==> inputs of run B <==
==> flow/design.v (excerpt) <==
module pit(
	input               clk,
	input               rst_n,
	output              irq,
	input       [2:0]   io_address,
	input               io_read,
	output reg  [7:0]   io_readdata,
	input               io_write,
	input       [7:0]   io_writedata,
	output              speaker_out,
	input      [27:0]   clock_rate
);
Settings: LEC_CHECK=0, ABC_AREA=1, CAP_MARGIN=20, CORE_MARGIN=2, CORE_UTILIZATION=72, CTS_CLUSTER_DIAMETER=364, CTS_CLUSTER_SIZE=14, PLACE_DENSITY_LB_ADDON=0.1, SETUP_SLACK_MARGIN=1.11, SLEW_MARGIN=20; clock period 3.85 ns.
run.sh (not shown) runs the stock make flow with config.mk's settings and CLKGATE_MAP_FILE=.
==> inputs of run A, as changes to run B <==
ABC_AREA = not set   (was 1)
CORE_UTILIZATION = 40   (was 72)
CTS_CLUSTER_DIAMETER = not set   (was 364)
CTS_CLUSTER_SIZE = not set   (was 14)
PLACE_DENSITY_LB_ADDON = not set   (was 0.1)
SETUP_SLACK_MARGIN = not set   (was 1.11)
==> flow/constraint.sdc (replaced) <==
create_clock -name core_clock -period 10.0 [get_ports {clk}]
set_input_delay 2.0000 -clock core_clock [delete_from_list [all_inputs] [get_ports {clk}]]
set_output_delay 2.0000 -clock core_clock [all_outputs]
set_load 0.01 [all_outputs]
==> comparison <==
Count of clock-buffer cells in the layout: run A is higher than run B (22).
In sequential power, run B is at 2.6 times the value of run A.
Between run A and run B, the lower core utilization is in run A (gap 40 points).
Against run A, the hold slack of run B is lower by 0.013 ns.
Against run A, the cell area of run B is higher by about 4.7%.
In run B the clock power is higher than in run A, by about 90%.
Fmax: run B is higher than run A (41%).
Of run B and run A, run B has the higher global-route usage (gap 18 points).
The combinational power of run B is 4.4 times that of run A.
Of run A and run B, run B has the higher area after synthesis (gap about 0.4%, measured against run B).
==> figures <==
	run A	run B
Run status	finished clean	finished clean
Combinational cell power	0.00101 W	0.00442 W
Total placed cells including tap cells	2698	2823
WL final	47.88 mm	56.13 mm
Largest stage delay on the critical path	0.75 ns	0.38 ns
Cell with the most instances after synthesis	sky130_fd_sc_hd__dfxtp_1	sky130_fd_sc_hd__nand2_1
Total clock buffers created by CTS	36	26
Power, Total	0.003697 W	0.01053 W
Clock network fraction of design power	34.8%	23.0%
Critical-path cell with the highest stage delay	sky130_fd_sc_hd__a21oi_2	sky130_fd_sc_hd__dfxtp_2
Power density over the cells	189.1 mW/mm^2	514.8 mW/mm^2
Simple share	23.05%	28.09%
Final period demand of the worst path	5.317 ns	3.773 ns
Non-Filler Cell Area, Final	0.01955 mm^2	0.02046 mm^2
Cell count along the critical path	17	21
Worst reg2reg path endpoint	sum[22]	sum[16]
Maximum number of pins on one net before global-route repair	80	74
Clock-pin transition on the worst setup and hold timing paths	0.06 ns	0.07 ns
Logic pwr share	27.4%	42.0%
Count of non-CTS buffers in the layout	74	143
Slew HR	30.40%	45.62%
Wire length of the first global-routing pass	76.83 mm	83.17 mm

========
==> sierra <==
pit again, from the RTL that the note above started with.
// pit
module pit(
	input               clk,
	input               rst_n,
	output              irq,
	input       [2:0]   io_address,
	input               io_read,
	output reg  [7:0]   io_readdata,
	input               io_write,
	input       [7:0]   io_writedata,
	output              speaker_out,
	input      [27:0]   clock_rate
);
Settings: LEC_CHECK=0, ABC_AREA=1, CAP_MARGIN=20, CORE_MARGIN=2, CORE_UTILIZATION=72, CTS_CLUSTER_DIAMETER=386, CTS_CLUSTER_SIZE=15, PLACE_DENSITY_LB_ADDON=0.3, SETUP_SLACK_MARGIN=1.11, SLEW_MARGIN=20; clock period 4.18 ns.
==> inputs of maple, as changes to sierra <==
- CORE_UTILIZATION: 72 -> 70
- CTS_CLUSTER_DIAMETER: 386 -> default
- CTS_CLUSTER_SIZE: 15 -> 14
- PLACE_DENSITY_LB_ADDON: 0.3 -> 0.1
- SETUP_SLACK_MARGIN: 1.11 -> default
==> flow/constraint.sdc (replaced) <==
create_clock -name core_clock -period 3.39 [get_ports {clk}]
set_input_delay 0.6780 -clock core_clock [delete_from_list [all_inputs] [get_ports {clk}]]
set_output_delay 0.6780 -clock core_clock [all_outputs]
set_load 0.01 [all_outputs]
==> inputs of raven, as changes to sierra <==
- ABC_AREA: 1 -> default
- CELL_PAD_IN_SITES_DETAIL_PLACEMENT: default -> 2
- CORE_UTILIZATION: 72 -> 40
- CTS_CLUSTER_DIAMETER: 386 -> default
- CTS_CLUSTER_SIZE: 15 -> default
- PLACE_DENSITY_LB_ADDON: 0.3 -> default
- SETUP_SLACK_MARGIN: 1.11 -> default
==> flow/constraint.sdc (replaced) <==
create_clock -name core_clock -period 3.56 [get_ports {clk}]
set_input_delay 0.7120 -clock core_clock [delete_from_list [all_inputs] [get_ports {clk}]]
set_output_delay 0.7120 -clock core_clock [all_outputs]
set_load 0.01 [all_outputs]
==> notes <==
maple finished with negative setup slack left. raven produced a layout that fails on max-capacitance violations, max-slew violations, negative setup slack. sierra finished clean.
Between maple and raven, the lower die size is in maple (gap 42%, measured against raven).
Total power: raven is higher than maple (about 15%).
Cell count, lowest first: sierra, raven, maple.
Synthesized area: raven is smaller than sierra (about 0.4%).
Between sierra and raven, the lower setup slack is in raven (gap 1.7 ns).
==> figures <==
                                                                                                                    raven          sierra                       maple
Result of the run                                                                                complete, but fails checks  finished clean  complete, but fails checks
Layout check failures                                 max-capacitance violations, max-slew violations, negative setup slack               -        negative setup slack
Reg power frac                                                                                                        27.2%           35.0%                       31.8%
Initial DRC Count                                                                                                      3113            2513                        2339
Xor and xnor area share after synthesis                                                                               4.57%           4.40%                       4.40%
H-Tree Depth                                                                                                              2               1                           2
Met1 WL                                                                                                            40400 um        21200 um                    21600 um
Count of endpoints failing setup in the final report                                                                     62               0                          29
Total number of tap cells                                                                                               585             324                         324
Slew headroom                                                                                                        -39.9%           46.8%                       30.6%
Post-Route Skew                                                                                                   0.0433 ns       0.0289 ns                   0.0138 ns
Arrival time of the worst setup path                                                                                5.19 ns         4.14 ns                     4.09 ns
Power is estimated from default activity; no workload was simulated.
